// ALUUnit
module ALUUnit(clock, ALUOp, funct, a, b, result, zero, carryOut);
	input clock;
	input [1:0] ALUOp;
	input [5:0] funct;
	input [31:0] a, b;
	output reg [31:0] result;
	output reg zero, carryOut;
	reg [1:0] aluOpQ;
	reg [5:0] functQ;
	reg [31:0] aQ, bQ;
	wire [2:0] operation;
	wire [31:0] aluResult;
	wire aluZero, aluCarry;
	ALUControl ctl(operation, aluOpQ, functQ);
	ALU32Bit alu(aluZero, aluCarry, aluResult, aQ, bQ, operation);
	always @(posedge clock)
	begin
		aluOpQ <= ALUOp;
		functQ <= funct;
		aQ <= a;
		bQ <= b;
		result <= aluResult;
		zero <= aluZero;
		if (operation == 3'd2 || operation == 3'd6)
			carryOut <= aluCarry;
	end
endmodule
Settings: LEC_CHECK=0, CAP_MARGIN=20, CORE_MARGIN=2, CORE_UTILIZATION=72, CTS_CLUSTER_SIZE=14, HOLD_SLACK_MARGIN=0.29, MAX_ROUTING_LAYER=met4, SETUP_SLACK_MARGIN=0.32, SLEW_MARGIN=20; clock period 2.73 ns.
run.sh (not shown) runs the stock make flow with config.mk's settings and CLKGATE_MAP_FILE=.
The starting point aborted during detailed placement with DPL-0038.
Next try:
Settings changed: CORE_UTILIZATION 72 to 57, CTS_CLUSTER_SIZE 14 to default, HOLD_SLACK_MARGIN 0.29 to default, MAX_ROUTING_LAYER met4 to default, SETUP_SLACK_MARGIN 0.32 to 0.94.
Clock period 2.73 ns to 3.5 ns, I/O delays scaled along.
What happened: Now the flow reached the layout checks and failed them: setup timing. Area after synthesis does not change. Synthesized cell count is unchanged. Die area grows by 25%.
Next try:
Settings changed: CORE_UTILIZATION 57 to 72, CTS_CLUSTER_SIZE from default to 100, HOLD_SLACK_MARGIN from default to 0.29, MAX_ROUTING_LAYER from default to met4, PLACE_DENSITY_LB_ADDON from default to 0.14, SETUP_SLACK_MARGIN 0.94 to 0.77.
Clock period 3.5 ns to 2.73 ns, I/O delays scaled along.
This time the run did not get past detailed placement.
Area after synthesis does not change.
Synthesized cell count does not change.
Die area is lower by about a fifth.
Next try:
Settings changed: CTS_CLUSTER_SIZE 100 to 14, PLACE_DENSITY_LB_ADDON 0.14 to default, SETUP_SLACK_MARGIN 0.77 to 0.17, TNS_END_PERCENT from default to 60.
The changed run died in detailed placement; synthesized cell count does not change; die size does not change; synthesized area does not change.

========
The RTL this note starts from:
==> flow/design.v <==
module ANDarray (regDst, ALUSrc, memToReg, regWrite, memRead, memWrite, branch, ALUOp1, ALUOp2, op);
	input[5:0] op;
	output regDst, ALUSrc, memToReg, regWrite, memRead, memWrite, branch, ALUOp1, ALUOp2;
	wire Rformat, lw, sw, beq;
	assign Rformat = (~op[0]) & (~op[1]) & (~op[2]) & (~op[3]) & (~op[4]) & (~op[5]), lw = (op[0]) & (op[1]) & (~op[2]) & (~op[3]) & (~op[4]) & (op[5]), sw = (op[0]) & (op[1]) & (~op[2]) & (op[3]) & (~op[4]) & (op[5]), beq = (~op[0]) & (~op[1]) & (op[2]) & (~op[3]) & (~op[4]) & (~op[5]);
	assign regDst = Rformat;
	assign ALUSrc = lw | sw;
	assign memToReg =  lw;
	assign regWrite = Rformat | lw;
	assign memRead = lw;
	assign memWrite = sw;
	assign branch = beq;
	assign ALUOp1 = Rformat;
	assign ALUOp2 = beq;
endmodule
module ALUControl(operation, ALUOp, ff);
	input[1:0] ALUOp;
	input [5:0] ff;
	output [2:0] operation;
	wire w0, w1, w2, w3;
	assign w0 = ff[0] | ff[3];
	assign operation[0] = ALUOp[1] & w0;
	assign w1 = ~ff[2];
	assign w2 = ~ALUOp[1];
	assign operation[1] = w2 | w1;
	assign w3 = ff[1] & ALUOp[1];
	assign operation[2] = w3 | ALUOp[0];
endmodule
module ALU32Bit(zero, carryOut, result, a, b, op);
	input [31:0] a, b;
	input [2:0] op;
	output reg [31:0] result;
	output zero, carryOut;
	reg carryOut;
	assign zero = (result == 0) ? 1 : 0;
	always @(a or b or op)
	begin
		carryOut = 1'b0;
		case(op)
			0: result = a & b;
			1: result = a | b;
			2: {carryOut, result[31:0]} = a + b;
			6: {carryOut, result[31:0]} = a - b;
			7: result = a < b ? 1 : 0;
			default: result = 0;
		endcase
	end
endmodule
module ALUUnit(clock, ALUOp, funct, a, b, result, zero, carryOut);
	input clock;
	input [1:0] ALUOp;
	input [5:0] funct;
	input [31:0] a, b;
	output reg [31:0] result;
	output reg zero, carryOut;
	reg [1:0] aluOpQ;
	reg [5:0] functQ;
	reg [31:0] aQ, bQ;
	wire [2:0] operation;
	wire [31:0] aluResult;
	wire aluZero, aluCarry;
	ALUControl ctl(operation, aluOpQ, functQ);
	ALU32Bit alu(aluZero, aluCarry, aluResult, aQ, bQ, operation);
	always @(posedge clock)
	begin
		aluOpQ <= ALUOp;
		functQ <= funct;
		aQ <= a;
		bQ <= b;
		result <= aluResult;
		zero <= aluZero;
		if (operation == 3'd2 || operation == 3'd6)
			carryOut <= aluCarry;
	end
endmodule
Settings: LEC_CHECK=0, ABC_AREA=1, CAP_MARGIN=15, CORE_MARGIN=2, CORE_UTILIZATION=65, CTS_CLUSTER_DIAMETER=346, CTS_CLUSTER_SIZE=96, PLACE_DENSITY=0.36, SETUP_SLACK_MARGIN=-0.17, SLEW_MARGIN=20, TNS_END_PERCENT=40; clock period 3.73 ns.
The starting point went through all stages and came out clean.
==> next run, changes <==
--- a/flow/config.mk
+++ b/flow/config.mk
@@ -7,4 +7,3 @@
 export LEC_CHECK = 0
-export ABC_AREA = 1
-export CAP_MARGIN = 15
+export CAP_MARGIN = 20
 export CORE_MARGIN = 2
@@ -13,3 +12,2 @@
 export CTS_CLUSTER_SIZE = 96
-export PLACE_DENSITY = 0.36
 export SETUP_SLACK_MARGIN = -0.17
This time the run completed, yet does not pass: negative setup slack.
Power drops by 8.6%.
Non-clock buffer count climbs by 75.
Final area drops by 10%.
Clock-buffer cell count stays the same.
Global-route usage drops by 3.2 points.
Die area drops by 18%.
==> next run, changes <==
==> flow/config.mk (replaced) <==
export PLATFORM = sky130hd
export DESIGN_NAME = ALUUnit
export DESIGN_NICKNAME = ALUUnit
export VERILOG_FILES = /design/flow/design.v
export SDC_FILE = /design/flow/constraint.sdc
export NUM_CORES = 4
export LEC_CHECK = 0
export ABC_AREA = 1
export CAP_MARGIN = 20
export CORE_MARGIN = 2
export CORE_UTILIZATION = 66
export SLEW_MARGIN = 20
==> flow/constraint.sdc (replaced) <==
create_clock -name core_clock -period 4.24 [get_ports {clock}]
set_input_delay 0.8480 -clock core_clock [delete_from_list [all_inputs] [get_ports {clock}]]
set_output_delay 0.8480 -clock core_clock [all_outputs]
set_load 0.01 [all_outputs]
Now the flow passed the timing, DRC and antenna checks.
Routed wire length went up by 21%.
Non-clock buffer count went down by 75.
Design area rises by 11%.
==> next run, changes <==
--- a/flow/config.mk
+++ b/flow/config.mk
@@ -7,6 +7,6 @@
 export LEC_CHECK = 0
-export ABC_AREA = 1
 export CAP_MARGIN = 20
 export CORE_MARGIN = 2
-export CORE_UTILIZATION = 66
+export CORE_UTILIZATION = 45
+export SETUP_SLACK_MARGIN = 0.69
 export SLEW_MARGIN = 20
==> flow/constraint.sdc (replaced) <==
create_clock -name core_clock -period 2.42 [get_ports {clock}]
set_input_delay 0.4840 -clock core_clock [delete_from_list [all_inputs] [get_ports {clock}]]
set_output_delay 0.4840 -clock core_clock [all_outputs]
set_load 0.01 [all_outputs]
=> Now the flow finished but failed the layout checks on negative setup slack; worst hold slack is worse by 0.13 ns; cell count fell by 15%; core utilization rose by 0.46 points; design area rose by about 20%; area after synthesis fell by 18%; clock-buffer cell count fell by 1; clock skew rose by 0.0033 ns; first-iteration DRC count fell by 20%; sequential power rose by about 80%.
No activity file was given, so power comes from the tool's default toggle rates.
